Design BallCompetition, start of the top module:
module BallCompetition(
    input	wire clk,					 
    input   wire rstn,					 
    input	wire	[3:0]  sw_in,  	 
    input   wire  [2:0]  key_in,		 
    output	wire	[1:0]  reg_ab,  	 
    output  wire  [7:0]  led_time,	 
    output  [8:0]  seg_led_1,			 
	 output  [8:0]  seg_led_2			 
);
==> flow/config.mk <==
export PLATFORM = sky130hd
export DESIGN_NAME = BallCompetition
export DESIGN_NICKNAME = BallCompetition
export VERILOG_FILES = /design/flow/design.v
export SDC_FILE = /design/flow/constraint.sdc
export NUM_CORES = 4
export LEC_CHECK = 0
export ABC_AREA = 1
export CAP_MARGIN = 20
export CORE_ASPECT_RATIO = 0.94
export CORE_MARGIN = 2
export CORE_UTILIZATION = 72
export CTS_CLUSTER_DIAMETER = 203
export CTS_CLUSTER_SIZE = 75
export MAX_ROUTING_LAYER = met5
export PLACE_DENSITY = 0.37
export SETUP_SLACK_MARGIN = -0.15
export SLEW_MARGIN = 20
export TNS_END_PERCENT = 75
==> flow/constraint.sdc <==
create_clock -name core_clock -period 4.37 [get_ports {clk}]
set_input_delay 0.8740 -clock core_clock [delete_from_list [all_inputs] [get_ports {clk}]]
set_output_delay 0.8740 -clock core_clock [all_outputs]
set_load 0.01 [all_outputs]
run.sh (not shown) runs the stock make flow with config.mk's settings and CLKGATE_MAP_FILE=.
The baseline completed, yet does not pass: setup timing.
Edit:
- CTS_CLUSTER_DIAMETER: 203 -> 360
- HOLD_SLACK_MARGIN: unset -> -0.1
- TNS_END_PERCENT: 75 -> 100
After rerunning:
- The changed run completed, yet does not pass: setup timing
- cell count grows by 0.46%
- first-iteration DRC count grows by 5.4%
- wire length grows by 4.4%
Edit:
- ABC_AREA: 1 -> unset
- CORE_ASPECT_RATIO: 0.94 -> unset
- CORE_UTILIZATION: 72 -> 66
- CTS_CLUSTER_DIAMETER: 360 -> unset
- CTS_CLUSTER_SIZE: 75 -> unset
- HOLD_SLACK_MARGIN: -0.1 -> unset
- MAX_ROUTING_LAYER: met5 -> unset
- PLACE_DENSITY: 0.37 -> unset
- SETUP_SLACK_MARGIN: -0.15 -> unset
- TNS_END_PERCENT: 100 -> unset
- clock period: 4.37 -> 6.7 ns (I/O delays scaled with it)
=>
- With this change the flow produced a clean layout
- area after synthesis fell by 1.7%
- sequential power fell by 35%
- design area fell by 12%
- wire length fell by 16%
- combinational power fell by 65%


BallCompetition again, from the RTL that the note above started with.
export LEC_CHECK = 0
export ABC_AREA = 1
export CAP_MARGIN = 25
export CELL_PAD_IN_SITES_DETAIL_PLACEMENT = 1
export CELL_PAD_IN_SITES_GLOBAL_PLACEMENT = 3
export CORE_MARGIN = 9
export CORE_UTILIZATION = 24
export GPL_TIMING_DRIVEN = 0
export MAX_ROUTING_LAYER = met5
export MIN_ROUTING_LAYER = met2
export SLEW_MARGIN = 20
create_clock -name core_clock -period 7.16 [get_ports {clk}]
Edit:
ABC_AREA = default   (was 1)
CAP_MARGIN = 20   (was 25)
CELL_PAD_IN_SITES_DETAIL_PLACEMENT = default   (was 1)
CELL_PAD_IN_SITES_GLOBAL_PLACEMENT = default   (was 3)
CORE_MARGIN = 2   (was 9)
CORE_UTILIZATION = 27   (was 24)
GPL_TIMING_DRIVEN = default   (was 0)
MAX_ROUTING_LAYER = default   (was met5)
MIN_ROUTING_LAYER = default   (was met2)
clock period = 7.86 ns   (was 7.16 ns; I/O delays follow)
After rerunning:
- count of clock-buffer cells in the layout is unchanged
- hold slack is about the same
- synthesized cell count fell by 17%
- first-iteration DRC count fell by about 33%
- synthesized area fell by about 1.7%
- global-route usage fell by 6.6 points
- total power fell by 19%
- cell count fell by about 17%
- final area fell by about 3.4%
- sequential power fell by about 10%


Setup of run A:
Starting RTL as in the previous note.
clock: 13.1 ns
lec_check: 0
abc_area: 1
cap_margin: 20
cell_pad_in_sites_detail_placement: 2
cell_pad_in_sites_global_placement: 1
core_aspect_ratio: 1.08
core_margin: 3
core_utilization: 28
cts_cluster_diameter: 86
cts_cluster_size: 16
gpl_timing_driven: 0
max_routing_layer: met5
min_routing_layer: met2
place_density_lb_addon: 0.01
setup_slack_margin: 0.34
slew_margin: 30
tns_end_percent: 30
For run B, these inputs were changed with respect to run A:
Settings: CORE_MARGIN now 2, was 3; CORE_UTILIZATION now 72, was 28; CTS_CLUSTER_SIZE now 15, was 16; SLEW_MARGIN now 20, was 30; PLACE_DENSITY_LB_ADDON now 0.0, was 0.01; CELL_PAD_IN_SITES_GLOBAL_PLACEMENT no longer set, was 1; GPL_TIMING_DRIVEN no longer set, was 0; MIN_ROUTING_LAYER no longer set, was met2; SETUP_SLACK_MARGIN now 0.71, was 0.34; ABC_AREA now 0, was 1; CELL_PAD_IN_SITES_DETAIL_PLACEMENT no longer set, was 2; the clock period (ns, I/O delays scaled along) now 3.08, was 13.1.
--- outcome ---
- Stage in which a tool error killed run B: clock tree synthesis.
- Diff run A -> run B | synthesized-area fraction occupied by ao, oa, aoi and oai cells | increase of 9.7 points
- Run B: synthesized cell count is about 17% lower than what run A reported.
- Run A fits on a die that is larger than the die of run B.
- [run B vs run A] multiplexer share of the synthesized area: higher in run B
- Diff run A and run B: initial core utilization lower in run A
- The area reported by Yosys stat in run B was lower than what run A gave.
- Run B vs. run A: worst setup slack after placement fell 7.42 ns; area share of fa/ha/maj cells after synthesis level.
- Relative to run A, the area inside the core boundary measured on run B has decreased by more than half.
The inputs of run C differ from those of run B as listed below.
Settings: PLACE_DENSITY_LB_ADDON: 0.0 -> unset; ABC_AREA: 0 -> 1; the clock period (ns, I/O delays scaled along): 3.08 -> 3.57.
- Re total cells reported by yosys after synthesis: run C and run B aren't equal, and the lower value belongs to run B.
- Run C vs run B: synthesized area up slightly
- Compared with run B, run C shows a higher area of the synthesized netlist per yosys stat.
- Row sequential area share after synthesis: run C lower / run B higher
- Between run C and run B, horizontal die dimension is lower for run B, run C comes in above that.
- Delta (run C minus run B): synthesized cell count picked up an extra 255; multiplexer share of the synthesized area lost 3.0 points.
- Core box area delta for run C relative to run B: about 3% higher
- Run C: GRT-0232 in global routing -> run aborted
- Run B has higher synthesized-area fraction occupied by ao, oa, aoi and oai cells than run C.
- Min estimated wirelength of the detail-placed design across run C and run B: run C
#### Input delta (run D over run C)
Settings: CORE_UTILIZATION changed from 72 to 52; SETUP_SLACK_MARGIN removed (was 0.71); CORE_ASPECT_RATIO removed (was 1.08); CTS_CLUSTER_SIZE removed (was 15); ABC_AREA removed (was 1); CTS_CLUSTER_DIAMETER removed (was 86); MAX_ROUTING_LAYER removed (was met5); TNS_END_PERCENT removed (was 30); the clock period (ns, I/O delays scaled along) changed from 3.57 to 6.3.
## What came out
Run D: flow completed, timing, DRC and antenna clean. The flow ended early for run C: it failed with a tool error in global routing. Measured against run C, the HPWL after detailed placement of run D comes out at 0.926 times the reference value. Between run D and run C, it is run D whose cell count listed in synth_stat.txt is lower, by 255. Against run C, combined area of all synthesized cells in run D came out better. CTS sink count: run D vs run C identical.
Input-level comparison between run E and run D:
Settings: putting CTS_CLUSTER_SIZE at 100 where nothing was set; putting SETUP_SLACK_MARGIN at 1.53 where nothing was set; putting CORE_ASPECT_RATIO at 0.5 where nothing was set; putting CTS_CLUSTER_DIAMETER at 388 where nothing was set; swapping 52 for 72 in CORE_UTILIZATION; putting PLACE_DENSITY at 0.39 where nothing was set; putting TNS_END_PERCENT at 10 where nothing was set; putting ABC_AREA at 1 where nothing was set.
Compared with run D, run E instantiates a larger number of standard cells.
On critical path depth, the lower figure sits with run D, not run E.
Run E gives more global-route track usage on met2 than run D did.
Between run D and run E, sequential share of the synthesized area is lower for run E, run D comes in above that.
Proportion of final cell area spent on non-clock buffers down 0.82 points in run E wrt run D
Compared with run D, run E shows non-clock buffer count that has gone down by more than 10%.
Going from run D to run E, the post-layout period usage of the worst path was found to have gone down by 15 points.
Delta (run E minus run D): sequential power flat, time the final worst path needs with I/O delays and setup decreased by 0.97 ns relative to the old numbers.
No activity file was given, so power comes from the tool's default toggle rates.
